File: design/flow/run.sh
#!/bin/bash
# the make line also repeats each setting of config.mk as NAME=value (left out here)
make -C /OpenROAD-flow-scripts/flow DESIGN_CONFIG=/design/flow/config.mk WORK_HOME=/design/flow/orfs CLKGATE_MAP_FILE= finish
File: design/flow/constraint.sdc
create_clock -name core_clock -period 3.53 [get_ports {clk}]
set_input_delay 0.7060 -clock core_clock [delete_from_list [all_inputs] [get_ports {clk}]]
set_output_delay 0.7060 -clock core_clock [all_outputs]
set_load 0.01 [all_outputs]
File: design/flow/config.mk
export PLATFORM = sky130hd
export DESIGN_NAME = processor
export DESIGN_NICKNAME = processor
export VERILOG_FILES = /design/flow/design.v
export SDC_FILE = /design/flow/constraint.sdc
export NUM_CORES = 4
export LEC_CHECK = 0
export CAP_MARGIN = 20
export CORE_MARGIN = 2
export CORE_UTILIZATION = 50
export SETUP_SLACK_MARGIN = -0.27
export SLEW_MARGIN = 30
File: design/flow/design.v
`timescale 1ns/1ps
module processor(a,b,instruction,clk,rst,y);
    input [31:0] a,b;
    input [31:0] instruction;
    input clk, rst;
    wire [31:0] rs1, rs2;
    output [31:0] y;
    wire [31:0] rd;
    wire [4:0] rs1_address, rs2_address, rd_address;
    wire [6:0] opcode, p;
    wire [2:0] func;
    wire [3:0] cs;
    instruction_decoder id(instruction,opcode,clk,p,func,rs1_address,rs2_address,rd_address);
    register_bank rg(a,b,rs1_address,rs2_address,rd_address,rd,rs1,rs2,rst,clk);
    controller cn(p,func,cs);
    alu ar(rs1,rs2,cs,rd,y);
endmodule
`timescale 1ns/1ps
module instruction_decoder(instruction,opcode,clk,p,func,rs1_address,rs2_address,rd_address);
    input [31:0] instruction;
    input clk;
    output reg [6:0] opcode, p;
    output reg [2:0] func;
    output reg [4:0] rs1_address, rs2_address, rd_address;
    always@(instruction) begin
        opcode = instruction[6:0];
        p = instruction[31:25];
        func = instruction[14:12];
        rs1_address = instruction[19:15];
        rs2_address = instruction[24:20];
        rd_address = instruction[11:7];
    end
endmodule
`timescale 1ns/1ps
module register_bank (a,b,rs1_address,rs2_address,rd_address,rd,rs1,rs2,rst,clk);
    input [31:0] a,b,rd;
    input [4:0] rs1_address,rs2_address,rd_address;
    input rst,clk;
    output reg [31:0] rs1,rs2;
    always@(posedge clk) begin
        if(rst==0) begin
            rs1 <= (rs1_address==rs2_address) ? b : a;
            rs2 <= b;
        end
    end
endmodule
`timescale 1ns/1ps
module controller(p,func,cs);
    input [2:0] func;
    input [6:0] p;
    output reg [3:0] cs;
    always@(func,p) begin
        cs = {p[5],func};
    end
endmodule
`timescale 1ns/1ps
module alu(rs1,rs2,cs,rd,y);
    input [3:0] cs;
    output reg [31:0] y;
    input [31:0] rs1, rs2;
    output reg [31:0] rd;
    wire signed [31:0] sA = rs1;
    wire signed [31:0] sB = rs2;
    parameter
      ADD = 4'b0000,
      SUB = 4'b1000,
      SLL = 4'b0001,
      SLT = 4'b0010,
      SLTU = 4'b0011,
      XOR = 4'b0100,
      SRL = 4'b0101,
      SRA = 4'b1101,
      OR = 4'b0110,
      AND = 4'b0111;
    always@(cs,rs1,rs2) begin
    case(cs)
        ADD: begin
            rd = rs1+rs2;
            y=rd;
        end
        SUB: begin
            rd = rs1-rs2;
            y=rd;
        end
        SLL:begin
            rd = rs1 << rs2[4:0];
            y=rd;
        end
        SLT: begin
            rd = {31'd0,(sA < sB)};
            y=rd;
        end
        SLTU: begin
            rd = {31'd0,(rs1 < rs2)};
            y=rd;
        end
        XOR: begin
            rd = rs1 ^ rs2;
            y=rd;
        end
        SRL: begin
            rd = rs1 >> rs2[4:0];
            y=rd;
        end
        SRA: begin
            rd = sA >>> rs2[4:0];
            y=rd;
        end
        OR: begin
            rd = rs1 | rs2;
            y=rd;
        end
        AND: begin
            rd = rs1 & rs2;
            y=rd;
        end
        default: begin
            rd = 0; y=rd;
        end
    endcase
    end
endmodule
==> flow_metrics.env, run 1 <==
# yosys + openroad results
export IMPL_crit_path_cell_trace="buf_6 > ha_4 > inv_2 > fa_2 > nor2b_4 > o2111a_2 > o31ai_4 > o31a_1 > o31ai_4 > nor3_2 > o31a_1 > a211o_1 > a211o_1 > buf_2"
export IMPL_hold_depth=1
export IMPL_grt_use_total_pct=47.4
export IMPL_slew_viol_final=0
export IMPL_worstSetupEndpoint="y[28]"
export IMPL_leakage_nw=7.63
export IMPL_yosys_area_top_type_share_pct=17.5
export IMPL_avgSynthCellArea_sq_um=7.90
export IMPL_fill_cells=1325
export IMPL_pg_clk_uw=969
export IMPL_power_internal_mw=3.29
export IMPL_place_port_buffers=111
export IMPL_pwr_share_seq_pct=16.9
export IMPL_fin_crit_sh_pct=126
export IMPL_dp_hpwl_mm=41.8
export IMPL_p_sw_mw=2.68
export IMPL_grt_max_degree=65
export IMPL_ys_sh_aoi_pct=28.3
export IMPL_yosys_cells=1392
export IMPL_top_cell="nor2_1"
export IMPL_powerComb_mw=3.99
export IMPL_nNetsFinal=2130
export IMPL_critPathMaxFanout=3
export IMPL_first_iter_violations=2659
export IMPL_cpPeakStageDelay_ns=0.46
export IMPL_ios=130
export IMPL_drt_met1_wl_mm=21.5
export IMPL_cts_buffer_depth=2
export IMPL_syn_area_sq_um=11000
export IMPL_wl_per_cell_um=27.7
export IMPL_hold_violations=0
export IMPL_mux_share_pct=16.9
export IMPL_layout_setup_ws_ns=-0.900
export IMPL_edf_count=64
export IMPL_ant_nets=0
export IMPL_synth_async_reset_ratio_pct=0
export IMPL_synthTopCellsByCount="nor2_1 (189), a21oi_1 (145), ha_1 (98), inv_1 (91), o21ai_0 (86)"
export IMPL_cp_top_family="AND-OR/OR-AND gates"
export IMPL_grt_remaining_overflow=0
export IMPL_yosysUniqueCellTypes=88
export IMPL_power_density_nw_per_um2=337
export IMPL_met3WireLength_mm=9.41
export IMPL_ir_drop_v=0.000421
export IMPL_grt_antenna_before_repair=2
export IMPL_tightest_slew_ns=0.830
export IMPL_ys_top_cells_by_area="edfxtp_1 (17%), ha_1 (11%), mux4_2 (8.0%)"
export IMPL_drv_cap=0
export IMPL_comb_power_share_pct=66.8
export IMPL_cp_num_buf_inv=3
export IMPL_logic_area_sq_um=9630
export IMPL_fin_tns_setup_ns=-19.23
export IMPL_worstHoldStart="b[15]"
export IMPL_die_area_sq_um=23200
export IMPL_crit_arrival_ns=3.72
export IMPL_place_congestion=1.13
export IMPL_slew_headroom_pct=44.2
export IMPL_die_x_um=152
export IMPL_rsz0062_at_grt="yes"
export IMPL_postSynthCellCount=1392
export IMPL_coreArea_sq_um=21700
export IMPL_routed_wl_mm=61.6
export IMPL_failed_checks="negative setup slack"
export IMPL_tritoncts="built"
export IMPL_dr_pass1_iters=14
export IMPL_yosysWarnings=4
export IMPL_ys_ff=64
export IMPL_synth_cellmix_simpleShare_pct=17.2
export IMPL_rows=54
export IMPL_top_power_group="combinational cells"
export IMPL_cts_sinks=64
export IMPL_fp_dieH_um=152
export IMPL_dr_wl_met2_mm=26.0
export IMPL_register_area_sq_um=1920
export IMPL_fmax_ghz=0.226
export IMPL_synthToLayoutAreaGrowth_pct=61.0
export IMPL_warning_count=115
export IMPL_critPathSlowestCell="edfxtp_1"
export IMPL_hold_path_class="in2reg"
export IMPL_grt_pass1_vias=14700
export IMPL_cts_made_buffers=9
export IMPL_required_ns=2.82
export IMPL_syn_nets=1590
export IMPL_ff_type="edfxtp_1"
export IMPL_worstSetupStartpoint="rg.rs1[0]"
export IMPL_setup_viol=32
export IMPL_grt_pass1_wl_mm=85.2
export IMPL_root_buffer="clkbuf_16"
export IMPL_dp_slack_ns=-0.940
export IMPL_yosysChipArea_sq_um=11000
export IMPL_pg_seq_mw=1.01
export IMPL_status="finished with violations"
export IMPL_postSynthSeqShare_pct=17.5
export IMPL_fp_utilization_pct=50.7
export IMPL_cp_end_kind="primary output"
export IMPL_routed_top_layer="met5"
export IMPL_holdWs_ns=0.932
export IMPL_min_to="rg.rs2[15]"
export IMPL_path_depth=14
export IMPL_clk_pin_slew_worst_paths_ns=0.07
export IMPL_drc=0
export IMPL_pwr_share_clk_pct=16.2
export IMPL_critPathLaunchType="flip-flop"
export IMPL_vias_per_cell=6.90
export IMPL_finalCriticalPeriod_ns=4.43
export IMPL_largest_area_cell="edfxtp_1"
export IMPL_num_vias=15300
export IMPL_worstSetupPathType="reg2out"
export IMPL_p_sw_share_pct=44.8
export IMPL_adder_share_pct=11.5
export IMPL_htreeDepth=3
export IMPL_logic_family="AND-OR/OR-AND gates"
export IMPL_synth_xor_area_share_pct=1.27
## routing by layer
layer | global-route usage [%] | vias up
met5 | 0 | -
met4 | 24.8 | 2
met3 | 16.4 | 459
met2 | 71.8 | 1432
met1 | 59.8 | 7131
li1 | - | 6305
## per-stage QoR
step                      cells  util (%)  area (sq um)  total power, mW
after floorplan            1392         -         11100             2.57
final                      2220      81.7         17700             5.97
after global routing       2217      81.6         17700             6.10
after CTS                  2189      78.0         16900             5.42
after detailed placement   2133      71.5         15500             4.17
after global placement     2133      71.5         15500             4.11
## final cells by class
class / instances / share of cell area [%]
antenna: 3 / 0.0424
clock buffer: 9 / 1.27
clock inverter: 7 / 0.438
inverter: 98 / 2.19
multi-input combinational: 1132 / 54.4
sequential: 64 / 10.8
tap: 280 / 1.98
timing repair buffer: 627 / 28.9
## repair_timing
action	4_1_cts	5_1_grt
pin swaps	90	89
setup buffers	44	39
gates cloned	2	1
resized	311	158
hold buffers	0	0
endpoints found under the setup margin	32	32
==> run 2: changes to the inputs <==
Settings changed: ABC_AREA set to 1, CELL_PAD_IN_SITES_GLOBAL_PLACEMENT set to 1, CORE_ASPECT_RATIO set to 1.88, CORE_UTILIZATION 50 to 39, CTS_CLUSTER_DIAMETER set to 366, CTS_CLUSTER_SIZE set to 100, SETUP_SLACK_MARGIN -0.27 to -0.59, SLEW_MARGIN 30 to 5, TNS_END_PERCENT set to 25.
Clock period 3.53 ns to 7.0 ns, I/O delays scaled along.
==> run 2 against run 1 <==
The run now finishes clean; routed wire length grew 3.0%; global-route usage shrank 9.9 points; sequential power shrank about 50%; first-iteration DRC count shrank 46%; synthesized cell count grew 57%; cell count grew 19%; via count shrank 0.31%; worst setup slack gained 2.1 ns; sequential cell count is the same; non-clock buffer count shrank 496; combinational power shrank 67%; clock power shrank 53%; critical endpoint is now y[26]; largest power group unchanged.
==> flow_metrics.env, run 2 <==
# yosys + openroad results
export IMPL_status="timing/DRC/antenna clean"
export IMPL_clk_pin_slew_worst_paths_ns=0.06
export IMPL_cp_num_buf_inv=4
export IMPL_yosys_area_top_type_share_pct=22.4
export IMPL_mux_share_pct=2.98
export IMPL_place_port_buffers=111
export IMPL_edf_count=64
export IMPL_ios=130
export IMPL_critPathMaxFanout=25
export IMPL_pg_seq_uw=510
export IMPL_htreeDepth=3
export IMPL_pg_clk_uw=452
export IMPL_cp_top_family="buffers and inverters"
export IMPL_cts_made_buffers=9
export IMPL_critPathLaunchType="primary input"
export IMPL_grt_pass1_vias=14800
export IMPL_cpPeakStageDelay_ns=0.55
export IMPL_critPathSlowestCell="clkdlybuf4s50_1"
export IMPL_nNetsFinal=2435
export IMPL_hold_violations=0
export IMPL_fill_cells=3591
export IMPL_adder_share_pct=10.2
export IMPL_hold_path_class="in2reg"
export IMPL_top_cell="nand2_1"
export IMPL_min_to="rg.rs2[6]"
export IMPL_ant_nets=0
export IMPL_slew_headroom_pct=37.9
export IMPL_placed_cell_area_sq_um=13700
export IMPL_ys_sh_aoi_pct=10.6
export IMPL_drc=0
export IMPL_coreArea_sq_um=31400
export IMPL_dr_pass1_iters=8
export IMPL_vias_per_cell=5.76
export IMPL_post_cts_resized=0
export IMPL_required_ns=5.60
export IMPL_power_mw=2.27
export IMPL_tightest_slew_ns=0.932
export IMPL_postSynthCellCount=2187
export IMPL_synth_xor_area_share_pct=0.564
export IMPL_finalCriticalPeriod_ns=5.85
export IMPL_worstSetupPathType="in2out"
export IMPL_place_congestion=0.990
export IMPL_leakage_nw=7.15
export IMPL_stdcell_area_sq_um=14000
export IMPL_crit_arrival_ns=4.45
export IMPL_root_buffer="clkbuf_16"
export IMPL_rows=89
export IMPL_pwr_share_clk_pct=19.9
export IMPL_postCtsSetupRepairBufs=0
export IMPL_worstSetupEndpoint="y[26]"
export IMPL_powerComb_mw=1.30
export IMPL_finish_utilization_pct=44.5
export IMPL_cp_end_kind="primary output"
export IMPL_pwr_share_seq_pct=22.5
export IMPL_hold_buffers=0
export IMPL_wl_per_cell_um=23.9
export IMPL_path_common_cell="nand2_1"
export IMPL_fin_tns_setup_ns=0
export IMPL_fmax_ghz=0.171
export IMPL_setup_viol=0
export IMPL_crit_path_cell_trace="clkdlybuf4s50_1 > nor2_2 > inv_2 > nor2_2 > nand2_2 > inv_2 > nand2_1 > o21ai_1 > nand2_1 > nand2_1 > a21oi_1 > nand3_1 > clkdlybuf4s50_1"
export IMPL_fin_cells=2652
export IMPL_ys_top_cells_by_area="nand2_1 (22%), edfxtp_1 (15%), nand3_1 (15%)"
export IMPL_cts_buffer_depth=2
export IMPL_ys_ff=64
export IMPL_routed_wl_mm=63.5
export IMPL_synth_cellmix_simpleShare_pct=46.7
export IMPL_ff_type="edfxtp_1"
export IMPL_holdWs_ns=1.62
export IMPL_first_iter_violations=1423
export IMPL_power_density_nw_per_um2=162
export IMPL_yosys_cells=2187
export IMPL_layout_setup_ws_ns=1.15
export IMPL_tritoncts="built"
export IMPL_logic_family="simple AND/OR/NAND/NOR gates"
export IMPL_die_area_sq_um=33400
export IMPL_power_internal_mw=1.13
export IMPL_ir_drop_v=0.000139
export IMPL_fp_utilization_pct=39.5
export IMPL_yosysUniqueCellTypes=49
export IMPL_dp_cells=2635
export IMPL_p_sw_mw=1.13
export IMPL_worstHoldStart="b[6]"
export IMPL_syn_area_sq_um=12400
export IMPL_fp_dieH_um=249
export IMPL_hold_depth=1
export IMPL_syn_nets=2385
export IMPL_comb_power_share_pct=57.6
export IMPL_largest_area_cell="nand2_1"
export IMPL_die_x_um=134
export IMPL_dp_hpwl_mm=51.4
export IMPL_synthToLayoutAreaGrowth_pct=12.5
export IMPL_fin_crit_sh_pct=83.6
export IMPL_yosysWarnings=4
export IMPL_dp_slack_ns=1.25
export IMPL_rsz0062_at_grt="no"
export IMPL_cts_sinks=64
export IMPL_grt_max_degree=67
export IMPL_top_power_group="combinational cells"
export IMPL_postSynthSeqShare_pct=15.5
export IMPL_p_sw_share_pct=50.0
export IMPL_grt_use_total_pct=37.5
export IMPL_warning_count=112
export IMPL_worstSetupStartpoint="instruction[30]"
export IMPL_grt_antenna_before_repair=2
export IMPL_synth_async_reset_ratio_pct=0
export IMPL_num_vias=15300
export IMPL_grt_pass1_wl_mm=91.5
export IMPL_grt_remaining_overflow=0
export IMPL_path_depth=13
export IMPL_slew_viol_final=0
export IMPL_drv_cap=0
export IMPL_synthTopCellsByCount="nand2_1 (741), nand3_1 (369), inv_1 (296), nor2_1 (144), ha_1 (98)"
export IMPL_avgSynthCellArea_sq_um=5.68
export IMPL_yosysChipArea_sq_um=12400
## run 2: metal layers
layer / global-route usage, % / up-vias / wire length [um]
met5: 0 / - / 0
met2: 65.6 / 626 / 31600
met1: 39.4 / 7199 / 22000
li1: - / 7248 / -
met4: 29.5 / 0 / 5860
met3: 5.81 / 209 / 3990
## run 2: final cells by class
class,instances,area [sq um],area share (%)
clock inverter,5,48.8,0.349
timing repair buffer,131,1270,9.12
multi-input combinational,1724,8830,63.2
sequential,64,1920,13.8
antenna,2,5.00,0.0358
tap,409,512,3.66
inverter,307,1150,8.26
clock buffer,10,229,1.64
==> run 3: changes to the inputs <==
Settings changed: CAP_MARGIN 20 to 5, CELL_PAD_IN_SITES_DETAIL_PLACEMENT set to 1, CELL_PAD_IN_SITES_GLOBAL_PLACEMENT 1 to unset, CORE_ASPECT_RATIO 1.88 to 0.97, CORE_MARGIN 2 to 9, CORE_UTILIZATION 39 to 52, CTS_CLUSTER_DIAMETER 366 to 361, CTS_CLUSTER_SIZE 100 to 72, GPL_ROUTABILITY_DRIVEN set to 1, GPL_TIMING_DRIVEN set to 0, HOLD_SLACK_MARGIN set to 0.13, MAX_ROUTING_LAYER set to met4, MIN_ROUTING_LAYER set to met2, PLACE_DENSITY_LB_ADDON set to 0.27, SETUP_SLACK_MARGIN -0.59 to 2.05, SLEW_MARGIN 5 to 35.
Clock period 7.0 ns to 8.62 ns, I/O delays scaled along.
==> run 3 against run 2 <==
The flow now stops in global routing (5_1_grt); synthesized area did not move; die size fell by 11%; synthesized cell count did not move.
==> flow_metrics.env, run 3 <==
# implementation run metrics
export IMPL_rows=55
export IMPL_error_line="[ERROR GRT-0116] Global routing finished with congestion. Check the congestion regions in the DRC Viewer."
export IMPL_postSynthCellCount=2187
export IMPL_dp_cells=2612
export IMPL_synth_async_reset_ratio_pct=0
export IMPL_synth_xor_area_share_pct=0.564
export IMPL_yosysChipArea_sq_um=12400
export IMPL_yosysWarnings=4
export IMPL_synthTopCellsByCount="nand2_1 (741), nand3_1 (369), inv_1 (296), nor2_1 (144), ha_1 (98)"
export IMPL_syn_nets=2385
export IMPL_synth_cellmix_simpleShare_pct=46.7
export IMPL_largest_area_cell="nand2_1"
export IMPL_cts_buffer_depth=2
export IMPL_ff_type="edfxtp_1"
export IMPL_hold_buffers=0
export IMPL_die_area_sq_um=29800
export IMPL_mux_share_pct=2.98
export IMPL_place_congestion=1.66
export IMPL_cts_sinks=64
export IMPL_ys_top_cells_by_area="nand2_1 (22%), edfxtp_1 (15%), nand3_1 (15%)"
export IMPL_die_x_um=175
export IMPL_fp_utilization_pct=53.1
export IMPL_edf_count=64
export IMPL_ys_sh_aoi_pct=10.6
export IMPL_adder_share_pct=10.2
export IMPL_ys_ff=64
export IMPL_cts_made_buffers=9
export IMPL_place_port_buffers=111
export IMPL_postCtsSetupRepairBufs=0
export IMPL_yosysUniqueCellTypes=49
export IMPL_grt_remaining_overflow=1740
export IMPL_logic_family="simple AND/OR/NAND/NOR gates"
export IMPL_grt_use_total_pct=102
export IMPL_lastStage="global routing (5_1_grt)"
export IMPL_htreeDepth=3
export IMPL_dp_slack_ns=2.02
export IMPL_ios=130
export IMPL_avgSynthCellArea_sq_um=5.68
export IMPL_yosys_cells=2187
export IMPL_dp_hpwl_mm=62.1
export IMPL_fp_dieH_um=170
export IMPL_top_cell="nand2_1"
export IMPL_coreArea_sq_um=23400
export IMPL_post_cts_resized=1
export IMPL_root_buffer="clkbuf_16"
export IMPL_yosys_area_top_type_share_pct=22.4
export IMPL_status="did not finish"
export IMPL_postSynthSeqShare_pct=15.5
export IMPL_syn_area_sq_um=12400
run 3: stage by stage:
step / area, sq um / util (%)
2_1_floorplan: 12400 / -
3_3_place_gp: 13900 / 59.5
3_5_place_dp: 13900 / 59.6
4_1_cts: 14200 / 60.8
run 3: metal layers:
layer | GRT overflow | global-route usage (%)
met1 | - | -
met2 | 324 | 95.6
met3 | 1226 | 120
met4 | 190 | 87.0
met5 | - | -
==> run 4: changes to the inputs <==
Settings changed: ABC_AREA 1 to 0, CAP_MARGIN 5 to 20, CELL_PAD_IN_SITES_DETAIL_PLACEMENT 1 to unset, CELL_PAD_IN_SITES_GLOBAL_PLACEMENT set to 0, CORE_ASPECT_RATIO 0.97 to unset, CORE_MARGIN 9 to 2, CORE_UTILIZATION 52 to 71, CTS_CLUSTER_DIAMETER 361 to unset, CTS_CLUSTER_SIZE 72 to 11, GPL_ROUTABILITY_DRIVEN 1 to unset, GPL_TIMING_DRIVEN 0 to unset, HOLD_SLACK_MARGIN 0.13 to unset, MIN_ROUTING_LAYER met2 to met1, PLACE_DENSITY set to 0.72, PLACE_DENSITY_LB_ADDON 0.27 to unset, SETUP_SLACK_MARGIN 2.05 to 0.89, SLEW_MARGIN 35 to 20, TNS_END_PERCENT 25 to 50.
Clock period 8.62 ns to 3.79 ns, I/O delays scaled along.
==> run 4 against run 3 <==
The flow stops in detailed placement (3_5_place_dp); synthesized cell count down 36%; synthesized area down 11%; die size down 45%.
==> flow_metrics.env, run 4 <==
# implementation run metrics
export IMPL_largest_area_cell="edfxtp_1"
export IMPL_yosys_area_top_type_share_pct=17.5
export IMPL_coreArea_sq_um=15100
export IMPL_die_x_um=128
export IMPL_status="did not finish"
export IMPL_postSynthCellCount=1392
export IMPL_synthTopCellsByCount="nor2_1 (189), a21oi_1 (145), ha_1 (98), inv_1 (91), o21ai_0 (86)"
export IMPL_ff_type="edfxtp_1"
export IMPL_fp_utilization_pct=72.6
export IMPL_mux_share_pct=16.9
export IMPL_avgSynthCellArea_sq_um=7.90
export IMPL_syn_area_sq_um=11000
export IMPL_edf_count=64
export IMPL_error_line="[ERROR DPL-0033] detailed placement checks failed during check placement."
export IMPL_die_area_sq_um=16500
export IMPL_place_congestion=1.18
export IMPL_ios=130
export IMPL_syn_nets=1590
export IMPL_ys_top_cells_by_area="edfxtp_1 (17%), ha_1 (11%), mux4_2 (8.0%)"
export IMPL_logic_family="AND-OR/OR-AND gates"
export IMPL_synth_cellmix_simpleShare_pct=17.2
export IMPL_lastStage="detailed placement (3_5_place_dp)"
export IMPL_yosysChipArea_sq_um=11000
export IMPL_synth_async_reset_ratio_pct=0
export IMPL_ys_ff=64
export IMPL_yosysWarnings=4
export IMPL_place_port_buffers=111
export IMPL_adder_share_pct=11.5
export IMPL_synth_xor_area_share_pct=1.27
export IMPL_yosys_cells=1392
export IMPL_yosysUniqueCellTypes=88
export IMPL_fp_dieH_um=128
export IMPL_top_cell="nor2_1"
export IMPL_postSynthSeqShare_pct=17.5
export IMPL_ys_sh_aoi_pct=28.3
export IMPL_rows=45
[run 4: per-stage QoR]
step              hold slack [ns]  cells
global placement             1.33   1969
floorplan                   0.857   1392
==> run 5: changes to the inputs <==
Settings changed: ABC_AREA 0 to 1, CELL_PAD_IN_SITES_GLOBAL_PLACEMENT 0 to unset, CORE_UTILIZATION 71 to 61, CTS_CLUSTER_DIAMETER set to 202, CTS_CLUSTER_SIZE 11 to 95, MAX_ROUTING_LAYER met4 to unset, MIN_ROUTING_LAYER met1 to unset, PLACE_DENSITY 0.72 to 0.37, SETUP_SLACK_MARGIN 0.89 to unset, TNS_END_PERCENT 50 to 10.
Clock period 3.79 ns to 3.3 ns, I/O delays scaled along.
==> run 5 against run 4 <==
Now fails the layout checks on negative setup slack; synthesized area rose by 13%; die size rose by 30%; synthesized cell count rose by 57%.
==> flow_metrics.env, run 5 <==
# yosys + openroad results
export IMPL_register_area_sq_um=1920
export IMPL_yosys_area_top_type_share_pct=22.4
export IMPL_p_sw_mw=2.93
export IMPL_required_ns=2.64
export IMPL_avgSynthCellArea_sq_um=5.68
export IMPL_largest_area_cell="nand2_1"
export IMPL_die_x_um=147
export IMPL_cp_num_buf_inv=5
export IMPL_clk_pin_slew_worst_paths_ns=0.07
export IMPL_yosysWarnings=4
export IMPL_worstHoldStart="b[20]"
export IMPL_powerComb_mw=3.84
export IMPL_rsz0062_at_grt="yes"
export IMPL_cts_sinks=64
export IMPL_syn_nets=2385
export IMPL_ios=130
export IMPL_tightest_slew_ns=0.697
export IMPL_p_sw_share_pct=48.9
export IMPL_comb_power_share_pct=64.1
export IMPL_finalCriticalPeriod_ns=3.76
export IMPL_power_density_nw_per_um2=344
export IMPL_ant_nets=0
export IMPL_cts_made_buffers=9
export IMPL_tritoncts="built"
export IMPL_logic_family="simple AND/OR/NAND/NOR gates"
export IMPL_pwr_share_seq_pct=17.7
export IMPL_edf_count=64
export IMPL_dp_hpwl_mm=45.4
export IMPL_grt_pass1_vias=16900
export IMPL_first_iter_violations=4435
export IMPL_synth_xor_area_share_pct=0.564
export IMPL_top_cell="nand2_1"
export IMPL_yosysChipArea_sq_um=12400
export IMPL_setup_viol=32
export IMPL_synthTopCellsByCount="nand2_1 (741), nand3_1 (369), inv_1 (296), nor2_1 (144), ha_1 (98)"
export IMPL_synth_cellmix_simpleShare_pct=46.7
export IMPL_logic_area_sq_um=10200
export IMPL_hold_violations=0
export IMPL_pg_clk_mw=1.09
export IMPL_drc=0
export IMPL_cts_buffer_depth=2
export IMPL_slew_headroom_pct=53.5
export IMPL_n_antenna_cell=0
export IMPL_fp_utilization_pct=61.8
export IMPL_mux_share_pct=2.98
export IMPL_place_port_buffers=111
export IMPL_fill_cells=1140
export IMPL_worstSetupEndpoint="y[3]"
export IMPL_ys_sh_aoi_pct=10.6
export IMPL_hold_depth=1
export IMPL_wl_per_cell_um=23.8
export IMPL_power_internal_mw=3.06
export IMPL_synth_async_reset_ratio_pct=0
export IMPL_status="finished with violations"
export IMPL_crit_arrival_ns=3.10
export IMPL_adder_share_pct=10.2
export IMPL_fin_cells=2791
export IMPL_place_congestion=1.11
export IMPL_fmax_ghz=0.266
export IMPL_syn_area_sq_um=12400
export IMPL_die_area_sq_um=21500
export IMPL_yosys_cells=2187
export IMPL_fp_dieH_um=147
export IMPL_worstSetupPathType="reg2out"
export IMPL_rows=52
export IMPL_ys_top_cells_by_area="nand2_1 (22%), edfxtp_1 (15%), nand3_1 (15%)"
export IMPL_ff_type="edfxtp_1"
export IMPL_crit_path_cell_trace="buf_12 > inv_6 > buf_12 > nand2_2 > buf_4 > nand3_1 > nand3_2 > nand2_2 > nand2_1 > nand2_1 > nand2_1 > nand2_1 > nand2_1 > nand4_1 > clkdlybuf4s15_1"
export IMPL_path_depth=15
export IMPL_grt_max_degree=47
export IMPL_drv_cap=0
export IMPL_fin_crit_sh_pct=114
export IMPL_synthToLayoutAreaGrowth_pct=40.0
export IMPL_cpPeakStageDelay_ns=0.55
export IMPL_leakage_nw=8.86
export IMPL_top_power_group="combinational cells"
export IMPL_slew_viol_final=0
export IMPL_min_to="rg.rs2[20]"
export IMPL_dr_pass1_iters=32
export IMPL_pg_seq_mw=1.06
export IMPL_coreArea_sq_um=20100
export IMPL_vias_per_cell=6.81
export IMPL_cp_top_family="simple AND/OR/NAND/NOR gates"
export IMPL_root_buffer="clkbuf_16"
export IMPL_grt_remaining_overflow=0
export IMPL_yosysUniqueCellTypes=49
export IMPL_ys_ff=64
export IMPL_postSynthCellCount=2187
export IMPL_layout_setup_ws_ns=-0.455
export IMPL_grt_use_total_pct=53.8
export IMPL_warning_count=114
export IMPL_failed_checks="negative setup slack"
export IMPL_cp_end_kind="primary output"
export IMPL_routed_wl_mm=66.4
export IMPL_critPathSlowestCell="edfxtp_1"
export IMPL_grt_pass1_wl_mm=89.8
export IMPL_nNetsFinal=2714
export IMPL_dp_cells=2741
export IMPL_critPathMaxFanout=6
export IMPL_postSynthSeqShare_pct=15.5
export IMPL_grt_antenna_before_repair=6
export IMPL_hold_path_class="in2reg"
export IMPL_ir_drop_v=0.000365
export IMPL_critPathLaunchType="flip-flop"
export IMPL_path_common_cell="nand2_1"
export IMPL_dp_slack_ns=-0.447
export IMPL_num_vias=19000
export IMPL_htreeDepth=3
export IMPL_worstSetupStartpoint="rg.rs2[0]"
export IMPL_pwr_share_clk_pct=18.2
## run 5: metrics by stage
step | hold WS (ns) | TNS, ns | utilization (%) | instance area, sq um | power [mW]
5_1_grt | 0.905 | -5.17 | 86.5 | 17400 | 6.12
3_3_place_gp | 1.24 | -9.97 | 76.9 | 15500 | 4.00
6_report | 0.895 | -6.03 | 86.5 | 17400 | 5.99
2_1_floorplan | 0.759 | 0 | - | 12400 | 2.78
3_5_place_dp | 1.24 | -11.70 | 76.9 | 15500 | 4.08
4_1_cts | 0.895 | -0.999 | 82.0 | 16500 | 5.30
## run 5: repair_timing
action                                  in CTS  in global routing
pin swaps                                   19                 43
hold buffers                                 0                  0
buffers inserted                             8                 23
resized                                    238                248
gates cloned                                 1                  2
endpoints found under the setup margin      32                 32
## run 5: layout make-up
type	instances	share of cell area, %
clock buffers	9	1.30
clock inverters	7	0.554
inverters	307	6.67
multi-input cells	1724	58.4
flip-flops and latches	64	11.1
well taps	270	1.94
repair buffers	410	20.0
## run 5: per-layer routing
layer	up-vias	GRT usage (%)	part of all wire, %	wire length, um
li1	7780	-	-	-
met3	887	19.7	17	11500
met4	12	37.7	12	7970
met2	2098	83.4	40	26400
met5	-	0	0.22	143
met1	8228	61.6	31	20300
==> run 6: changes to the inputs <==
Settings changed: ABC_AREA 1 to unset, CORE_MARGIN 2 to 10, CORE_UTILIZATION 61 to 43, CTS_CLUSTER_DIAMETER 202 to 309, CTS_CLUSTER_SIZE 95 to 64, GPL_TIMING_DRIVEN set to 1, PLACE_DENSITY 0.37 to unset, SETUP_SLACK_MARGIN set to -0.04, SLEW_MARGIN 20 to 40, TNS_END_PERCENT 10 to unset.
Clock period 3.3 ns to 10.1 ns, I/O delays scaled along.
==> run 6 against run 5 <==
The run now finishes clean; global-route usage fell by 27 points; core utilization shrank 37 points; clock power decreased by 74%; synthesized area shrank 11%; sequential cell count stayed put; hold slack better by 1.4 ns; worst setup slack improved by 2.3 ns; total power is 75% lower; sequential share of layout area up 4.3 points; non-clock buffer count shrank 282; highest routed layer is now met4.
==> flow_metrics.env, run 6 <==
# yosys + openroad results
export IMPL_coreArea_sq_um=25200
export IMPL_crit_path_cell_trace="clkdlybuf4s50_1 > nor2b_1 > nand3b_1 > o211ai_1 > a311o_1 > o31a_1 > nor2_1 > o21ai_1 > o21ba_1 > o21ai_1 > clkdlybuf4s50_1"
export IMPL_n_antenna_cell=0
export IMPL_wl_per_cell_um=26.0
export IMPL_top_power_group="combinational cells"
export IMPL_critPathMaxFanout=16
export IMPL_synth_cellmix_simpleShare_pct=17.2
export IMPL_pwr_share_seq_pct=25.0
export IMPL_fin_tns_setup_ns=0
export IMPL_yosysUniqueCellTypes=88
export IMPL_synth_async_reset_ratio_pct=0
export IMPL_place_congestion=1.00
export IMPL_grt_remaining_overflow=0
export IMPL_required_ns=8.08
export IMPL_comb_power_share_pct=55.7
export IMPL_mux_share_pct=16.9
export IMPL_yosysWarnings=4
export IMPL_path_depth=11
export IMPL_postSynthCellCount=1392
export IMPL_leakage_nw=4.88
export IMPL_hold_path_class="in2reg"
export IMPL_setup_viol=0
export IMPL_placed_cell_area_sq_um=12300
export IMPL_grt_use_total_pct=26.8
export IMPL_tightest_slew_ns=0.848
export IMPL_cp_num_buf_inv=2
export IMPL_adder_share_pct=11.5
export IMPL_powerComb_uw=829
export IMPL_stdcell_area_sq_um=12500
export IMPL_p_sw_uw=668
export IMPL_slew_headroom_pct=43.5
export IMPL_critPathSlowestCell="clkdlybuf4s50_1"
export IMPL_met3_usage_pct=5.76
export IMPL_clk_pin_slew_worst_paths_ns=0.06
export IMPL_crit_arrival_ns=6.19
export IMPL_hold_violations=0
export IMPL_cts_made_buffers=9
export IMPL_pg_clk_uw=287
export IMPL_ys_sh_aoi_pct=28.3
export IMPL_pg_seq_uw=372
export IMPL_rsz0062_at_grt="no"
export IMPL_edf_count=64
export IMPL_rows=58
export IMPL_num_vias=11600
export IMPL_syn_nets=1590
export IMPL_routed_wl_mm=45.9
export IMPL_holdWs_ns=2.26
export IMPL_avgSynthCellArea_sq_um=7.90
export IMPL_fin_cells=1768
export IMPL_fill_cells=2499
export IMPL_worstHoldStart="b[0]"
export IMPL_status="timing/DRC/antenna clean"
export IMPL_fin_crit_sh_pct=81.3
export IMPL_met1_usage_pct=37.7
export IMPL_hold_buffers=0
export IMPL_top_usage_layer="met2"
export IMPL_grt_max_degree=76
export IMPL_ant_nets=0
export IMPL_synth_xor_area_share_pct=1.27
export IMPL_logic_family="AND-OR/OR-AND gates"
export IMPL_ios=130
export IMPL_nNetsFinal=1631
export IMPL_cpPeakStageDelay_ns=0.96
export IMPL_post_cts_resized=0
export IMPL_worstSetupEndpoint="y[31]"
export IMPL_drv_cap=0
export IMPL_first_iter_violations=1740
export IMPL_dp_hpwl_mm=35.2
export IMPL_met2_usage_pct=39.8
export IMPL_worstSetupStartpoint="instruction[14]"
export IMPL_cts_buffer_depth=2
export IMPL_min_to="rg.rs2[0]"
export IMPL_power_density_nw_per_um2=119
export IMPL_ys_top_cells_by_area="edfxtp_1 (17%), ha_1 (11%), mux4_2 (8.0%)"
export IMPL_register_area_sq_um=1920
export IMPL_vias_per_cell=6.55
export IMPL_critPathLaunchType="primary input"
export IMPL_ff_type="edfxtp_1"
export IMPL_tritoncts="built"
export IMPL_slew_viol_final=0
export IMPL_logic_area_sq_um=8310
export IMPL_yosysChipArea_sq_um=11000
export IMPL_top_cell="nor2_1"
export IMPL_largest_area_cell="edfxtp_1"
export IMPL_yosys_area_top_type_share_pct=17.5
export IMPL_place_port_buffers=111
export IMPL_drc=0
export IMPL_grt_antenna_before_repair=0
export IMPL_yosys_cells=1392
export IMPL_grt_pass1_vias=11100
export IMPL_root_buffer="clkbuf_16"
export IMPL_cp_top_family="buffers and inverters"
export IMPL_postCtsSetupRepairBufs=0
export IMPL_hold_depth=1
export IMPL_synthToLayoutAreaGrowth_pct=13.9
export IMPL_dp_cells=1752
export IMPL_fp_utilization_pct=43.7
export IMPL_warning_count=110
export IMPL_p_sw_share_pct=44.9
export IMPL_pwr_share_clk_pct=19.3
export IMPL_htreeDepth=3
export IMPL_fp_dieH_um=180
export IMPL_synthTopCellsByCount="nor2_1 (189), a21oi_1 (145), ha_1 (98), inv_1 (91), o21ai_0 (86)"
export IMPL_cp_end_kind="primary output"
export IMPL_die_x_um=180
export IMPL_finalCriticalPeriod_ns=8.21
export IMPL_syn_area_sq_um=11000
export IMPL_power_internal_uw=820
export IMPL_cts_sinks=64
export IMPL_ir_drop_v=0.000114
export IMPL_worstSetupPathType="in2out"
export IMPL_postSynthSeqShare_pct=17.5
export IMPL_fmax_ghz=0.122
export IMPL_die_area_sq_um=32400
export IMPL_ys_ff=64
export IMPL_grt_pass1_wl_mm=68.6
export IMPL_dr_pass1_iters=6
-- run 6: per-layer routing --
metal  share of wire (%)  wire, um  up-vias
li1                    -         -     5292
met1                  44     20400     5618
met2                  43     19700      609
met3                 9.9      4530       70
met4                 2.8      1290        0
met5                   0         0        -
-- run 6: cell type report --
cell class	count	share of cell area [%]
Sequential cell	64	15.3
Tap cell	330	3.30
Inverter	98	2.94
Multi-Input combinational cell	1132	66.4
Timing Repair Buffer	128	9.90
Clock buffer	9	1.80
Clock inverter	7	0.379
-- run 6: metrics by stage --
step                      setup slack [ns]  utilization [%]  total power [mW]
after floorplan                       4.30                -             0.892
after global placement                2.03             48.6              1.18
after detailed placement              2.02             48.7              1.18
after CTS                             2.00             49.8              1.47
after global routing                  1.76             49.8              1.57
final                                 1.89             49.8              1.49
==> run 7: changes to the inputs <==
Settings changed: CORE_MARGIN 10 to 2, CORE_UTILIZATION 43 to 40, CTS_CLUSTER_DIAMETER 309 to unset, CTS_CLUSTER_SIZE 64 to unset, GPL_TIMING_DRIVEN 1 to unset, SETUP_SLACK_MARGIN -0.04 to 1.03, SLEW_MARGIN 40 to 20.
Clock period 10.1 ns to 3.52 ns, I/O delays scaled along.
==> run 7 against run 6 <==
The layout now fails its checks (negative setup slack); non-clock buffer count increased by 512; total power increased to 3.9 times the previous value; clock power increased to 3.3 times the previous value; synthesized area unchanged; critical path depth increased by 3; clock-buffer cell count unchanged; via count increased by 20%; critical endpoint is now y[24].
==> flow_metrics.env, run 7 <==
# yosys + openroad results
export IMPL_fmax_ghz=0.233
export IMPL_syn_area_sq_um=11000
export IMPL_hold_violations=0
export IMPL_slew_viol_final=0
export IMPL_ios=130
export IMPL_hold_depth=1
export IMPL_placed_cell_area_sq_um=15900
export IMPL_cp_num_buf_inv=6
export IMPL_yosysUniqueCellTypes=88
export IMPL_syn_nets=1590
export IMPL_top_power_group="combinational cells"
export IMPL_rows=60
export IMPL_logic_family="AND-OR/OR-AND gates"
export IMPL_worstSetupPathType="reg2out"
export IMPL_ys_top_cells_by_area="edfxtp_1 (17%), ha_1 (11%), mux4_2 (8.0%)"
export IMPL_wl_per_cell_um=23.9
export IMPL_synth_async_reset_ratio_pct=0
export IMPL_grt_pass1_vias=13400
export IMPL_dp_hpwl_mm=43.9
export IMPL_avgSynthCellArea_sq_um=7.90
export IMPL_cts_made_buffers=9
export IMPL_layout_setup_ws_ns=-0.779
export IMPL_drv_cap=0
export IMPL_power_internal_mw=3.33
export IMPL_yosysChipArea_sq_um=11000
export IMPL_p_sw_mw=2.48
export IMPL_postSynthCellCount=1392
export IMPL_clk_pin_slew_worst_paths_ns=0.07
export IMPL_fp_utilization_pct=40.8
export IMPL_yosys_area_top_type_share_pct=17.5
export IMPL_power_density_nw_per_um2=326
export IMPL_fin_crit_sh_pct=122
export IMPL_worstSetupStartpoint="rg.rs2[0]"
export IMPL_crit_arrival_ns=3.60
export IMPL_num_vias=14000
export IMPL_dp_slack_ns=-1.19
export IMPL_cp_top_family="multiplexers"
export IMPL_yosysWarnings=4
export IMPL_synth_xor_area_share_pct=1.27
export IMPL_drc=0
export IMPL_vias_per_cell=6.09
export IMPL_cpPeakStageDelay_ns=0.50
export IMPL_nNetsFinal=2143
export IMPL_place_port_buffers=111
export IMPL_grt_antenna_before_repair=0
export IMPL_grt_use_total_pct=37.4
export IMPL_yosys_cells=1392
export IMPL_crit_path_cell_trace="buf_4 > buf_6 > buf_12 > buf_8 > mux4_2 > mux4_2 > nand2_1 > nor4bb_4 > a31oi_1 > buf_4 > o311ai_4 > o21ai_1 > a211o_1 > buf_2"
export IMPL_die_area_sq_um=28800
export IMPL_min_to="rg.rs2[24]"
export IMPL_worstHoldStart="b[24]"
export IMPL_required_ns=2.82
export IMPL_routed_wl_mm=54.7
export IMPL_ir_drop_v=0.000307
export IMPL_p_sw_share_pct=42.7
export IMPL_warning_count=113
export IMPL_power_mw=5.81
export IMPL_first_iter_violations=2070
export IMPL_critPathMaxFanout=7
export IMPL_coreArea_sq_um=27000
export IMPL_postSynthSeqShare_pct=17.5
export IMPL_htreeDepth=3
export IMPL_adder_share_pct=11.5
export IMPL_die_x_um=170
export IMPL_mux_share_pct=16.9
export IMPL_ys_sh_aoi_pct=28.3
export IMPL_ys_ff=64
export IMPL_status="finished with violations"
export IMPL_synthToLayoutAreaGrowth_pct=61.8
export IMPL_pg_clk_uw=940
export IMPL_tritoncts="built"
export IMPL_root_buffer="clkbuf_16"
export IMPL_slew_headroom_pct=47.6
export IMPL_pwr_share_clk_pct=16.2
export IMPL_comb_power_share_pct=66.8
export IMPL_setup_viol=32
export IMPL_cts_buffer_depth=2
export IMPL_cts_sinks=64
export IMPL_finish_utilization_pct=66.0
export IMPL_pg_seq_uw=988
export IMPL_dp_cells=2215
export IMPL_stdcell_area_sq_um=17800
export IMPL_grt_max_degree=65
export IMPL_dr_pass1_iters=7
export IMPL_fp_dieH_um=170
export IMPL_place_congestion=1.02
export IMPL_n_antenna_cell=0
export IMPL_finalCriticalPeriod_ns=4.30
export IMPL_failed_checks="negative setup slack"
export IMPL_largest_area_cell="edfxtp_1"
export IMPL_leakage_nw=7.68
export IMPL_ant_nets=0
export IMPL_critPathLaunchType="flip-flop"
export IMPL_tightest_slew_ns=0.787
export IMPL_grt_remaining_overflow=0
export IMPL_pwr_share_seq_pct=17.0
export IMPL_fin_cells=2291
export IMPL_hold_path_class="in2reg"
export IMPL_top_cell="nor2_1"
export IMPL_grt_pass1_wl_mm=80.8
export IMPL_cp_end_kind="primary output"
export IMPL_ff_type="edfxtp_1"
export IMPL_edf_count=64
export IMPL_powerComb_mw=3.88
export IMPL_synth_cellmix_simpleShare_pct=17.2
export IMPL_path_depth=14
export IMPL_worstSetupEndpoint="y[24]"
export IMPL_rsz0062_at_grt="yes"
export IMPL_critPathSlowestCell="mux4_2"
export IMPL_synthTopCellsByCount="nor2_1 (189), a21oi_1 (145), ha_1 (98), inv_1 (91), o21ai_0 (86)"
run 7: timing repair:
item / CTS / global route
hold buffers: 0 / 0
setup endpoints to repair: 32 / 32
pin swaps: 73 / 62
resized: 301 / 121
cloned: 2 / 0
buffers inserted: 40 / 18
run 7: metal layers:
layer | global-route usage, % | wire [um]
met3 | 5.42 | 4510
met2 | 57.9 | 24000
met4 | 9.25 | 1210
met1 | 54.8 | 25000
met5 | 0 | 0
run 7: cell type report:
| type | count | area (sq um) |
|---|---|---|
| inverter | 98 | 378 |
| timing repair buffer | 640 | 5210 |
| sequential | 64 | 1920 |
| multi-input combinational | 1132 | 9560 |
| clock inverter | 7 | 77.6 |
| tap | 341 | 427 |
| clock buffer | 9 | 225 |
| fill | 2312 | 9150 |
run 7: metrics by stage:
step | setup TNS [ns] | hold slack (ns)
after detailed placement | -24.73 | 1.29
after global routing | -19.10 | 0.939
after floorplan | -1.20 | 0.803
after global placement | -24.24 | 1.28
after CTS | -14.37 | 0.932
final | -16.74 | 0.937
==> run 8: changes to the inputs <==
Settings changed: CORE_UTILIZATION 40 to 65, CTS_CLUSTER_DIAMETER set to 195, CTS_CLUSTER_SIZE set to 100, SETUP_SLACK_MARGIN 1.03 to unset.
Clock period 3.52 ns to 7.0 ns, I/O delays scaled along.
==> run 8 against run 7 <==
Now clean on timing, DRC and antenna; worst setup slack improved by 1.4 ns; sequential cell count unchanged; largest cell class unchanged; clock power decreased by 56%; synthesized cell count is the same; hold slack better by 0.70 ns.
==> flow_metrics.env, run 8 <==
# yosys + openroad results
export IMPL_wl_per_cell_um=26.2
export IMPL_grt_max_degree=66
export IMPL_dr_pass1_iters=15
export IMPL_grt_pass1_wl_mm=66.4
export IMPL_ff_type="edfxtp_1"
export IMPL_fp_utilization_pct=66.3
export IMPL_rsz0062_at_grt="no"
export IMPL_p_sw_uw=978
export IMPL_top_power_group="combinational cells"
export IMPL_root_buffer="clkbuf_16"
export IMPL_syn_nets=1590
export IMPL_clk_pin_slew_worst_paths_ns=0.06
export IMPL_cts_made_buffers=9
export IMPL_fin_tns_setup_ns=0
export IMPL_critPathLaunchType="primary input"
export IMPL_num_vias=12600
export IMPL_mux_share_pct=16.9
export IMPL_cts_sinks=64
export IMPL_status="timing/DRC/antenna clean"
export IMPL_coreArea_sq_um=16600
export IMPL_tritoncts="built"
export IMPL_htreeDepth=3
export IMPL_slew_viol_final=0
export IMPL_p_sw_share_pct=45.2
export IMPL_crit_path_cell_trace="clkdlybuf4s50_1 > nand3b_1 > nor2_1 > nand2_1 > o31ai_1 > nor4bb_1 > a31oi_1 > nor3_1 > o21ai_1 > a211o_1 > clkdlybuf4s50_1"
export IMPL_critPathSlowestCell="clkdlybuf4s50_1"
export IMPL_pg_seq_uw=540
export IMPL_logic_family="AND-OR/OR-AND gates"
export IMPL_postSynthCellCount=1392
export IMPL_ant_nets=0
export IMPL_cts_buffer_depth=2
export IMPL_dp_hpwl_mm=31.2
export IMPL_pwr_share_seq_pct=25.0
export IMPL_fmax_ghz=0.156
export IMPL_synth_async_reset_ratio_pct=0
export IMPL_ys_top_cells_by_area="edfxtp_1 (17%), ha_1 (11%), mux4_2 (8.0%)"
export IMPL_fill_cells=1240
export IMPL_ys_ff=64
export IMPL_power_density_nw_per_um2=173
export IMPL_fp_dieH_um=134
export IMPL_yosys_cells=1392
export IMPL_grt_remaining_overflow=0
export IMPL_logic_area_sq_um=8290
export IMPL_required_ns=5.60
export IMPL_slew_headroom_pct=34.9
export IMPL_drc=0
export IMPL_critPathMaxFanout=15
export IMPL_drv_cap=0
export IMPL_ys_sh_aoi_pct=28.3
export IMPL_ios=130
export IMPL_synth_cellmix_simpleShare_pct=17.2
export IMPL_ir_drop_v=0.000255
export IMPL_vias_per_cell=7.52
export IMPL_synthTopCellsByCount="nor2_1 (189), a21oi_1 (145), ha_1 (98), inv_1 (91), o21ai_0 (86)"
export IMPL_fin_crit_sh_pct=91.6
export IMPL_yosysWarnings=4
export IMPL_leakage_nw=4.94
export IMPL_yosysUniqueCellTypes=88
export IMPL_fin_cells=1674
export IMPL_hold_depth=1
export IMPL_path_common_cell="clkdlybuf4s50_1"
export IMPL_rows=47
export IMPL_adder_share_pct=11.5
export IMPL_top_cell="nor2_1"
export IMPL_tightest_slew_ns=0.963
export IMPL_place_congestion=1.05
export IMPL_nNetsFinal=1647
export IMPL_worstSetupEndpoint="y[24]"
export IMPL_pwr_share_clk_pct=19.0
export IMPL_worstSetupStartpoint="instruction[13]"
export IMPL_postCtsSetupRepairBufs=0
export IMPL_pg_clk_uw=410
export IMPL_min_to="rg.rs2[26]"
export IMPL_crit_arrival_ns=5.01
export IMPL_path_depth=11
export IMPL_comb_power_share_pct=56.1
export IMPL_finish_utilization_pct=75.3
export IMPL_dp_cells=1658
export IMPL_avgSynthCellArea_sq_um=7.90
export IMPL_hold_violations=0
export IMPL_power_internal_mw=1.19
export IMPL_cpPeakStageDelay_ns=0.70
export IMPL_hold_buffers=0
export IMPL_n_antenna_cell=0
export IMPL_cp_top_family="simple AND/OR/NAND/NOR gates"
export IMPL_cp_num_buf_inv=2
export IMPL_die_x_um=134
export IMPL_worstHoldStart="b[26]"
export IMPL_post_cts_resized=0
export IMPL_grt_use_total_pct=48.4
export IMPL_yosysChipArea_sq_um=11000
export IMPL_hold_path_class="in2reg"
export IMPL_worstSetupPathType="in2out"
export IMPL_first_iter_violations=2350
export IMPL_cp_end_kind="primary output"
export IMPL_postSynthSeqShare_pct=17.5
export IMPL_powerComb_mw=1.21
export IMPL_finalCriticalPeriod_ns=6.41
export IMPL_largest_area_cell="edfxtp_1"
export IMPL_yosys_area_top_type_share_pct=17.5
export IMPL_grt_antenna_before_repair=0
export IMPL_synth_xor_area_share_pct=1.27
export IMPL_routed_wl_mm=43.9
export IMPL_warning_count=112
export IMPL_syn_area_sq_um=11000
export IMPL_edf_count=64
export IMPL_grt_pass1_vias=11500
export IMPL_setup_viol=0
export IMPL_die_area_sq_um=18000
export IMPL_register_area_sq_um=1920
export IMPL_synthToLayoutAreaGrowth_pct=13.5
export IMPL_place_port_buffers=111
run 8: area by class of cell:
| type | instances | share of cell area (%) |
|---|---|---|
| inverter | 98 | 2.95 |
| timing repair buffer | 144 | 10.9 |
| tap | 220 | 2.21 |
| sequential | 64 | 15.4 |
| clock buffer | 9 | 1.80 |
| multi-input combinational | 1132 | 66.4 |
| clock inverter | 7 | 0.391 |
run 8: layer usage:
| metal | routed length, um | track usage, % | vias up |
|---|---|---|---|
| li1 | - | - | 5327 |
| met1 | 15400 | 61.6 | 5693 |
| met2 | 18400 | 72.5 | 1241 |
| met3 | 7080 | 17.4 | 330 |
| met4 | 3040 | 25.0 | 0 |
| met5 | 0 | 0 | - |
run 8: through the flow:
| stage | setup slack (ns) | hold WS (ns) | instance area (sq um) | power (mW) |
|---|---|---|---|---|
| after global routing | 0.507 | 1.64 | 12500 | 2.24 |
| after CTS | 0.817 | 1.63 | 12500 | 2.10 |
| after global placement | 0.932 | 1.98 | 12200 | 1.65 |
| final | 0.591 | 1.64 | 12500 | 2.16 |
| after detailed placement | 0.811 | 1.98 | 12200 | 1.67 |
| after floorplan | 1.83 | 1.50 | 11000 | 1.29 |
==> run 9: changes to the inputs <==
Settings changed: ABC_AREA set to 1, CELL_PAD_IN_SITES_GLOBAL_PLACEMENT set to 1, CORE_UTILIZATION 65 to 40, CTS_CLUSTER_DIAMETER 195 to 389, CTS_CLUSTER_SIZE 100 to 54, SETUP_SLACK_MARGIN set to -0.59.
==> run 9 against run 8 <==
Still clean; die size rose by 81%; sequential share of layout area fell by 1.7 points; maximum frequency rose by 11%; cell count rose by 58%; global-route usage fell by 13 points; synthesized area rose by 13%; final area rose by 12%; first-iteration DRC count fell by 32%.
==> flow_metrics.env, run 9 <==
# yosys + openroad results
export IMPL_ys_sh_aoi_pct=10.6
export IMPL_slew_headroom_pct=46.5
export IMPL_dp_hpwl_mm=47.7
export IMPL_ir_drop_v=0.000146
export IMPL_comb_power_share_pct=54.9
export IMPL_wl_per_cell_um=22.0
export IMPL_yosysWarnings=4
export IMPL_p_sw_mw=1.13
export IMPL_hold_path_class="in2reg"
export IMPL_fp_dieH_um=180
export IMPL_required_ns=5.60
export IMPL_fmax_ghz=0.174
export IMPL_grt_antenna_before_repair=0
export IMPL_die_area_sq_um=32500
export IMPL_pg_clk_uw=518
export IMPL_avgSynthCellArea_sq_um=5.68
export IMPL_hold_violations=0
export IMPL_yosys_area_top_type_share_pct=22.4
export IMPL_postCtsSetupRepairBufs=0
export IMPL_fp_utilization_pct=40.6
export IMPL_tritoncts="built"
export IMPL_cp_top_family="buffers and inverters"
export IMPL_clk_pin_slew_worst_paths_ns=0.07
export IMPL_rsz0062_at_grt="no"
export IMPL_power_density_nw_per_um2=165
export IMPL_critPathSlowestCell="clkdlybuf4s50_1"
export IMPL_coreArea_sq_um=30600
export IMPL_num_vias=15100
export IMPL_synth_async_reset_ratio_pct=0
export IMPL_path_depth=10
export IMPL_adder_share_pct=10.2
export IMPL_cts_made_buffers=9
export IMPL_worstSetupEndpoint="y[8]"
export IMPL_fill_cells=3414
export IMPL_drv_cap=0
export IMPL_yosys_cells=2187
export IMPL_edf_count=64
export IMPL_crit_path_cell_trace="clkdlybuf4s50_1 > nor2_1 > nand3_1 > buf_4 > inv_2 > nand2_1 > o21bai_1 > nor3_1 > nand3_1 > clkdlybuf4s50_1"
export IMPL_nNetsFinal=2438
export IMPL_ys_top_cells_by_area="nand2_1 (22%), edfxtp_1 (15%), nand3_1 (15%)"
export IMPL_status="timing/DRC/antenna clean"
export IMPL_crit_arrival_ns=4.35
export IMPL_ant_nets=0
export IMPL_powerComb_mw=1.26
export IMPL_synthTopCellsByCount="nand2_1 (741), nand3_1 (369), inv_1 (296), nor2_1 (144), ha_1 (98)"
export IMPL_yosysChipArea_sq_um=12400
export IMPL_yosysUniqueCellTypes=49
export IMPL_pg_seq_uw=523
export IMPL_pwr_share_clk_pct=22.5
export IMPL_setup_viol=0
export IMPL_post_cts_resized=0
export IMPL_top_cell="nand2_1"
export IMPL_fin_crit_sh_pct=82.2
export IMPL_place_congestion=1.00
export IMPL_worstSetupPathType="in2out"
export IMPL_power_internal_mw=1.18
export IMPL_cp_end_kind="primary output"
export IMPL_hold_buffers=0
export IMPL_holdWs_ns=1.61
export IMPL_cts_sinks=64
export IMPL_postSynthCellCount=2187
export IMPL_syn_area_sq_um=12400
export IMPL_grt_max_degree=69
export IMPL_ff_type="edfxtp_1"
export IMPL_dr_pass1_iters=6
export IMPL_finish_utilization_pct=45.8
export IMPL_fin_cells=2641
export IMPL_synthToLayoutAreaGrowth_pct=12.8
export IMPL_cts_buffer_depth=2
export IMPL_htreeDepth=3
export IMPL_min_to="rg.rs2[18]"
export IMPL_grt_remaining_overflow=0
export IMPL_drc=0
export IMPL_tightest_slew_ns=0.801
export IMPL_first_iter_violations=1605
export IMPL_routed_wl_mm=58.1
export IMPL_cp_num_buf_inv=4
export IMPL_n_antenna_cell=0
export IMPL_ios=130
export IMPL_slew_viol_final=0
export IMPL_top_power_group="combinational cells"
export IMPL_postSynthSeqShare_pct=15.5
export IMPL_synth_cellmix_simpleShare_pct=46.7
export IMPL_largest_area_cell="nand2_1"
export IMPL_pwr_share_seq_pct=22.7
export IMPL_die_x_um=180
export IMPL_power_mw=2.30
export IMPL_grt_pass1_wl_mm=85.6
export IMPL_grt_use_total_pct=35.1
export IMPL_syn_nets=2385
export IMPL_dp_cells=2625
export IMPL_hold_depth=1
export IMPL_root_buffer="clkbuf_16"
export IMPL_critPathLaunchType="primary input"
export IMPL_finalCriticalPeriod_ns=5.75
export IMPL_grt_pass1_vias=14100
export IMPL_warning_count=112
export IMPL_fin_tns_setup_ns=0
export IMPL_synth_xor_area_share_pct=0.564
export IMPL_mux_share_pct=2.98
export IMPL_rows=64
export IMPL_vias_per_cell=5.73
export IMPL_place_port_buffers=111
export IMPL_critPathMaxFanout=22
export IMPL_worstHoldStart="b[18]"
export IMPL_leakage_nw=7.18
export IMPL_ys_ff=64
export IMPL_cpPeakStageDelay_ns=0.60
export IMPL_logic_family="simple AND/OR/NAND/NOR gates"
export IMPL_worstSetupStartpoint="instruction[12]"
export IMPL_p_sw_share_pct=48.8
==> run 9: area by class of cell <==
| cell class | instances | area, sq um | share of cell area (%) |
|---|---|---|---|
| Multi-Input combinational cell | 1724 | 8830 | 63.0 |
| Timing Repair Buffer | 134 | 1280 | 9.16 |
| Tap cell | 396 | 495 | 3.54 |
| Sequential cell | 64 | 1920 | 13.7 |
| Clock inverter | 7 | 101 | 0.723 |
| Clock buffer | 9 | 225 | 1.61 |
| Inverter | 307 | 1150 | 8.24 |
==> run 9: layer usage <==
| layer | vias to the layer above | GRT usage, % | share of wire [%] |
|---|---|---|---|
| met2 | 735 | 57.3 | 46 |
| met5 | - | 0 | 0 |
| met1 | 7068 | 46.6 | 43 |
| met3 | 117 | 4.81 | 7.7 |
| met4 | 0 | 14.4 | 4.2 |
| li1 | 7226 | - | - |
==> run 9: through the flow <==
| stage | cell area, sq um | setup slack (ns) |
|---|---|---|
| 2_1_floorplan | 12400 | 3.12 |
| 3_3_place_gp | 13700 | 1.37 |
| 3_5_place_dp | 13700 | 1.29 |
| 4_1_cts | 14000 | 1.29 |
| 5_1_grt | 14000 | 1.17 |
| 6_report | 14000 | 1.25 |
==> run 10: changes to the inputs <==
Settings changed: ABC_AREA 1 to unset, CELL_PAD_IN_SITES_DETAIL_PLACEMENT set to 1, CELL_PAD_IN_SITES_GLOBAL_PLACEMENT 1 to unset, CTS_CLUSTER_DIAMETER 389 to unset, CTS_CLUSTER_SIZE 54 to unset, PLACE_DENSITY_LB_ADDON set to 0.09, SETUP_SLACK_MARGIN -0.59 to unset, SLEW_MARGIN 20 to 35, TNS_END_PERCENT set to 60.
==> run 10 against run 9 <==
Clock-buffer cell count stayed put; maximum frequency fell by 12%; synthesized area is 11% lower; clock power down 9.8%; routed wire length down 19%; hold slack gained 0.028 ns; still clean on timing, DRC and antenna; via count down 22%; sequential cell count is the same; combinational power is essentially flat; critical path depth shrank 1; cell count is 32% lower.
==> flow_metrics.env, run 10 <==
# yosys + openroad results
export IMPL_status="timing/DRC/antenna clean"
export IMPL_postSynthCellCount=1392
export IMPL_slew_viol_final=0
export IMPL_holdWs_ns=1.63
export IMPL_ys_ff=64
export IMPL_grt_antenna_before_repair=3
export IMPL_die_area_sq_um=28800
export IMPL_critPathMaxFanout=16
export IMPL_mux_share_pct=16.9
export IMPL_rows=60
export IMPL_yosys_area_top_type_share_pct=17.5
export IMPL_dp_hpwl_mm=37.0
export IMPL_root_buffer="clkbuf_16"
export IMPL_post_cts_resized=0
export IMPL_htreeDepth=3
export IMPL_ys_top_cells_by_area="edfxtp_1 (17%), ha_1 (11%), mux4_2 (8.0%)"
export IMPL_wl_per_cell_um=26.1
export IMPL_setup_viol=0
export IMPL_place_congestion=0.988
export IMPL_grt_use_total_pct=32.1
export IMPL_postSynthSeqShare_pct=17.5
export IMPL_rsz0062_at_grt="no"
export IMPL_dr_pass1_iters=5
export IMPL_yosys_cells=1392
export IMPL_crit_path_cell_trace="clkdlybuf4s50_1 > nand3b_1 > nor2_1 > nor2_1 > a31oi_1 > o311ai_1 > o21ai_1 > a211o_1 > clkdlybuf4s50_1"
export IMPL_ir_drop_v=0.000160
export IMPL_synthTopCellsByCount="nor2_1 (189), a21oi_1 (145), ha_1 (98), inv_1 (91), o21ai_0 (86)"
export IMPL_synth_xor_area_share_pct=1.27
export IMPL_drc=0
export IMPL_grt_remaining_overflow=0
export IMPL_fp_utilization_pct=40.8
export IMPL_routed_wl_mm=47.3
export IMPL_drv_cap=0
export IMPL_worstSetupStartpoint="instruction[14]"
export IMPL_logic_family="AND-OR/OR-AND gates"
export IMPL_top_cell="nor2_1"
export IMPL_p_sw_uw=994
export IMPL_fin_crit_sh_pct=93.7
export IMPL_powerComb_mw=1.23
export IMPL_hold_depth=1
export IMPL_cp_top_family="buffers and inverters"
export IMPL_hold_violations=0
export IMPL_pwr_share_clk_pct=21.0
export IMPL_pg_seq_uw=528
export IMPL_yosysUniqueCellTypes=88
export IMPL_hold_path_class="in2reg"
export IMPL_power_internal_mw=1.23
export IMPL_finish_utilization_pct=47.4
export IMPL_fp_dieH_um=170
export IMPL_slew_headroom_pct=38.7
export IMPL_worstSetupPathType="in2out"
export IMPL_ios=130
export IMPL_power_mw=2.23
export IMPL_cp_end_kind="primary output"
export IMPL_yosysChipArea_sq_um=11000
export IMPL_cts_made_buffers=9
export IMPL_synth_cellmix_simpleShare_pct=17.2
export IMPL_yosysWarnings=4
export IMPL_tightest_slew_ns=0.915
export IMPL_fmax_ghz=0.153
export IMPL_place_port_buffers=111
export IMPL_top_power_group="combinational cells"
export IMPL_pg_clk_uw=467
export IMPL_cpPeakStageDelay_ns=1.00
export IMPL_vias_per_cell=6.57
export IMPL_adder_share_pct=11.5
export IMPL_warning_count=110
export IMPL_largest_area_cell="edfxtp_1"
export IMPL_cts_sinks=64
export IMPL_crit_arrival_ns=5.16
export IMPL_die_x_um=170
export IMPL_synthToLayoutAreaGrowth_pct=16.1
export IMPL_grt_max_degree=75
export IMPL_register_area_sq_um=1920
export IMPL_cp_num_buf_inv=2
export IMPL_critPathSlowestCell="clkdlybuf4s50_1"
export IMPL_first_iter_violations=1225
export IMPL_clk_pin_slew_worst_paths_ns=0.06
export IMPL_p_sw_share_pct=44.6
export IMPL_logic_area_sq_um=8290
export IMPL_coreArea_sq_um=27000
export IMPL_hold_buffers=0
export IMPL_syn_area_sq_um=11000
export IMPL_fill_cells=3259
export IMPL_grt_pass1_vias=11500
export IMPL_synth_async_reset_ratio_pct=0
export IMPL_ant_nets=0
export IMPL_comb_power_share_pct=55.3
export IMPL_fin_cells=1809
export IMPL_ys_sh_aoi_pct=28.3
export IMPL_edf_count=64
export IMPL_dp_cells=1791
export IMPL_finalCriticalPeriod_ns=6.56
export IMPL_syn_nets=1590
export IMPL_worstHoldStart="b[11]"
export IMPL_avgSynthCellArea_sq_um=7.90
export IMPL_nNetsFinal=1659
export IMPL_pwr_share_seq_pct=23.7
export IMPL_ff_type="edfxtp_1"
export IMPL_min_to="rg.rs2[11]"
export IMPL_grt_pass1_wl_mm=69.9
export IMPL_fin_tns_setup_ns=0
export IMPL_power_density_nw_per_um2=174
export IMPL_postCtsSetupRepairBufs=0
export IMPL_cts_buffer_depth=2
export IMPL_required_ns=5.60
export IMPL_worstSetupEndpoint="y[24]"
export IMPL_path_depth=9
export IMPL_num_vias=11900
export IMPL_leakage_nw=5.03
export IMPL_tritoncts="built"
export IMPL_critPathLaunchType="primary input"
run 10: cell type report:
class | instances | area share (%)
clock inverter | 7 | 0.617
tap | 341 | 3.34
antenna | 2 | 0.0392
multi-input combinational | 1132 | 64.9
sequential | 64 | 15.0
timing repair buffer | 156 | 11.4
inverter | 98 | 2.88
clock buffer | 9 | 1.76
run 10: layer usage:
layer / vias to the layer above / share of wire, % / global-route usage, %
met5: - / 0 / 0
met3: 80 / 7.8 / 5.91
met4: 0 / 3.5 / 10.9
met2: 508 / 44 / 49.2
li1: 5362 / - / -
met1: 5932 / 45 / 45.4
run 10: stage by stage:
stage                     instance area, sq um  setup WS (ns)
after global placement                   12500          0.682
after global routing                     12800          0.322
after CTS                                12800          0.559
final                                    12800          0.444
after detailed placement                 12500          0.672
after floorplan                          11000           1.83
Power is estimated from default activity; no workload was simulated.
